## lane 1
==> flow/design.v <==
module matvecmult(
    CLK,
    RST,
    vector_x,
    vector_b,
    vector_y,
    Q,
    A,
    finish
);
input               CLK;
input               RST;
input       [127:0]	vector_x;
input       [127:0]	vector_b;
output  reg [127:0]	vector_y;
input       [127:0]	Q;
output  reg [3:0]   A;
output  reg         finish;
integer i;
integer j;
reg [7:0] vector_x_w[0:15],vector_x_r[0:15];
reg [7:0] vector_b_w[0:15],vector_b_r[0:15];
reg [7:0] vector_y_w[0:15],vector_y_r[0:15];
reg [7:0] part_matrix_a_w[0:15],part_matrix_a_r[0:15];
reg       finish_w,finish_r;
reg [3:0] counter_w,counter_r;
reg [7:0] temp;
always @(*) begin
    vector_x_w[0] = vector_x[7:0];
    vector_x_w[1] = vector_x[15:8];
    vector_x_w[2] = vector_x[23:16];
    vector_x_w[3] = vector_x[31:24];
    vector_x_w[4] = vector_x[39:32];
    vector_x_w[5] = vector_x[47:40];
    vector_x_w[6] = vector_x[55:48];
    vector_x_w[7] = vector_x[63:56];
    vector_x_w[8] = vector_x[71:64];
    vector_x_w[9] = vector_x[79:72];
    vector_x_w[10] = vector_x[87:80];
    vector_x_w[11] = vector_x[95:88];
    vector_x_w[12] = vector_x[103:96];
    vector_x_w[13] = vector_x[111:104];
    vector_x_w[14] = vector_x[119:112];
    vector_x_w[15] = vector_x[127:120];
    vector_b_w[0] = vector_b[7:0];
    vector_b_w[1] = vector_b[15:8];
    vector_b_w[2] = vector_b[23:16];
    vector_b_w[3] = vector_b[31:24];
    vector_b_w[4] = vector_b[39:32];
    vector_b_w[5] = vector_b[47:40];
    vector_b_w[6] = vector_b[55:48];
    vector_b_w[7] = vector_b[63:56];
    vector_b_w[8] = vector_b[71:64];
    vector_b_w[9] = vector_b[79:72];
    vector_b_w[10] = vector_b[87:80];
    vector_b_w[11] = vector_b[95:88];
    vector_b_w[12] = vector_b[103:96];
    vector_b_w[13] = vector_b[111:104];
    vector_b_w[14] = vector_b[119:112];
    vector_b_w[15] = vector_b[127:120];
    part_matrix_a_w[0] = Q[7:0];
    part_matrix_a_w[1] = Q[15:8];
    part_matrix_a_w[2] = Q[23:16];
    part_matrix_a_w[3] = Q[31:24];
    part_matrix_a_w[4] = Q[39:32];
    part_matrix_a_w[5] = Q[47:40];
    part_matrix_a_w[6] = Q[55:48];
    part_matrix_a_w[7] = Q[63:56];
    part_matrix_a_w[8] = Q[71:64];
    part_matrix_a_w[9] = Q[79:72];
    part_matrix_a_w[10] = Q[87:80];
    part_matrix_a_w[11] = Q[95:88];
    part_matrix_a_w[12] = Q[103:96];
    part_matrix_a_w[13] = Q[111:104];
    part_matrix_a_w[14] = Q[119:112];
    part_matrix_a_w[15] = Q[127:120];
    for(i=0;i<=15;i=i+1) begin
        vector_y_w[i] = vector_y_r[i];
    end
    temp =  2*part_matrix_a_w[15]*vector_x_w[0]+
            2*part_matrix_a_w[14]*vector_x_w[1]+
            2*part_matrix_a_w[13]*vector_x_w[2]+
            2*part_matrix_a_w[12]*vector_x_w[3]+
            2*part_matrix_a_w[11]*vector_x_w[4]+
            2*part_matrix_a_w[10]*vector_x_w[5]+
            2*part_matrix_a_w[9]*vector_x_w[6]+
            2*part_matrix_a_w[8]*vector_x_w[7]+
            2*part_matrix_a_w[7]*vector_x_w[8]+
            2*part_matrix_a_w[6]*vector_x_w[9]+
            2*part_matrix_a_w[5]*vector_x_w[10]+
            2*part_matrix_a_w[4]*vector_x_w[11]+
            2*part_matrix_a_w[3]*vector_x_w[12]+
            2*part_matrix_a_w[2]*vector_x_w[13]+
            2*part_matrix_a_w[1]*vector_x_w[14]+
            2*part_matrix_a_w[0]*vector_x_w[15];
    finish_w = 1'b0;
    counter_w = counter_r;
    if(RST)
        counter_w = 1'b0;
    else if(counter_r<4'b1111) begin
        i = counter_r;
        vector_y_w[i] = vector_y_r[i]+temp+vector_b_w[i];
        counter_w = counter_r+1'b1;
    end
    else begin
        finish_w = 1'b1;
        if(finish_r==1'b0)
            vector_y_w[15] = vector_y_r[15]+temp+vector_b_w[15];
        else
            vector_y_w[15] = vector_y_r[15];
    end
    finish = finish_r;
    A = counter_w;
    vector_y = {vector_y_r[15],vector_y_r[14],vector_y_r[13],vector_y_r[12],vector_y_r[11],vector_y_r[10],vector_y_r[9],vector_y_r[8],vector_y_r[7],vector_y_r[6],vector_y_r[5],vector_y_r[4],vector_y_r[3],vector_y_r[2],vector_y_r[1],vector_y_r[0]};
end
always @(posedge CLK or posedge RST) begin
    if (RST) begin
        counter_r <= 1'b0;
        finish_r <= 1'b0;
        for(i=0;i<=15;i=i+1) begin
            part_matrix_a_r[i]<=1'b0;
            vector_y_r[i]<=1'b0;
        end
    end
    else begin
        counter_r <= counter_w;
        finish_r <= finish_w;
        for(i=0;i<=15;i=i+1) begin
            part_matrix_a_r[i]<=part_matrix_a_w[i];
            vector_y_r[i]<=vector_y_w[i];
        end
    end
end
endmodule
Settings: LEC_CHECK=0, CAP_MARGIN=20, CORE_MARGIN=2, CORE_UTILIZATION=62, SLEW_MARGIN=20; clock period 15.0 ns.
run.sh (not shown) runs the stock make flow with config.mk's settings and CLKGATE_MAP_FILE=.
The flow did not stop early for lane 1: all stages ran, and the layout cleared the timing, DRC and antenna checks.
Relative to lane 1, the following input files were edited for lane 2:
- CORE_UTILIZATION: 62 -> 10
- the clock period (ns, I/O delays scaled along): 15.0 -> 11.1
Notes after the runs:
Measured against lane 1, the post-route cell area of lane 2 comes out at 1.15 times the reference value. Against lane 1, total detailed-routing wirelength in lane 2 came out worse. Summary of the comparison: final cell count is higher in lane 2, relative to lane 1.
Input changes introduced in lane 3 (baseline for comparison: lane 2):
- a change of CORE_UTILIZATION from 10 to 72
- an added PLACE_DENSITY_LB_ADDON of 0.11
- an added SETUP_SLACK_MARGIN of 0.93
- a change of the clock period (ns, I/O delays scaled along) from 11.1 to 3.17
Notes after the runs:
Status: number of primary I/O pins parity (lane 2, lane 3). Cmp lane 3 vs lane 2: placeable core region lower in lane 3. Compared with lane 2, horizontal die size in lane 3 decreased by more than half. Changes observed in lane 3 relative to lane 2: die area saw a decrease; height of the chip moved down. In summary, lane 2 completed successfully, with a layout that passed the timing, DRC and antenna checks. Lane 3 terminated abnormally: 3_3_place_gp reported FLW-0024.
Relative to lane 3, the following input files were edited for lane 4:
- a deleted SETUP_SLACK_MARGIN that had been 0.93
- a change of CORE_UTILIZATION from 72 to 40
- a deleted PLACE_DENSITY_LB_ADDON that had been 0.11
- a change of the clock period (ns, I/O delays scaled along) from 3.17 to 10.0
Results
Re synthesized netlist cell count: no difference whatsoever between lane 3 and lane 4.
On die boundary width, the lower figure sits with lane 3, not lane 4.
Max site row count across lane 4 and lane 3: lane 4
The flow did not stop early for lane 4: all stages ran, and the layout cleared the timing, DRC and antenna checks.
Core area | lane 4 above lane 3
Die area is lower on lane 3
Sort lane 4 and lane 3 by initial core utilization, ascending, and lane 4 comes first.
Relative to lane 4, the following input files were edited for lane 5:
- an added GPL_TIMING_DRIVEN of 0
- a change of CORE_MARGIN from 2 to 9
- an added PLACE_DENSITY of 0.37
- an added TNS_END_PERCENT of 35
- an added CTS_CLUSTER_SIZE of 90
- a change of CORE_UTILIZATION from 40 to 43
- an added CTS_CLUSTER_DIAMETER of 227
- an added ABC_AREA of 1
### Flow results
Final checks on lane 5, whose flow otherwise completed, came back failing, citing negative setup slack.
Timing-limited maximum frequency (lower): lane 5
The final reports for lane 5 and lane 4 show share of the clock period used by the worst path higher in the former.
Changes observed in lane 5 relative to lane 4: wire length of the first global-routing pass grew by about 9%; area of the die grew by about 15%.
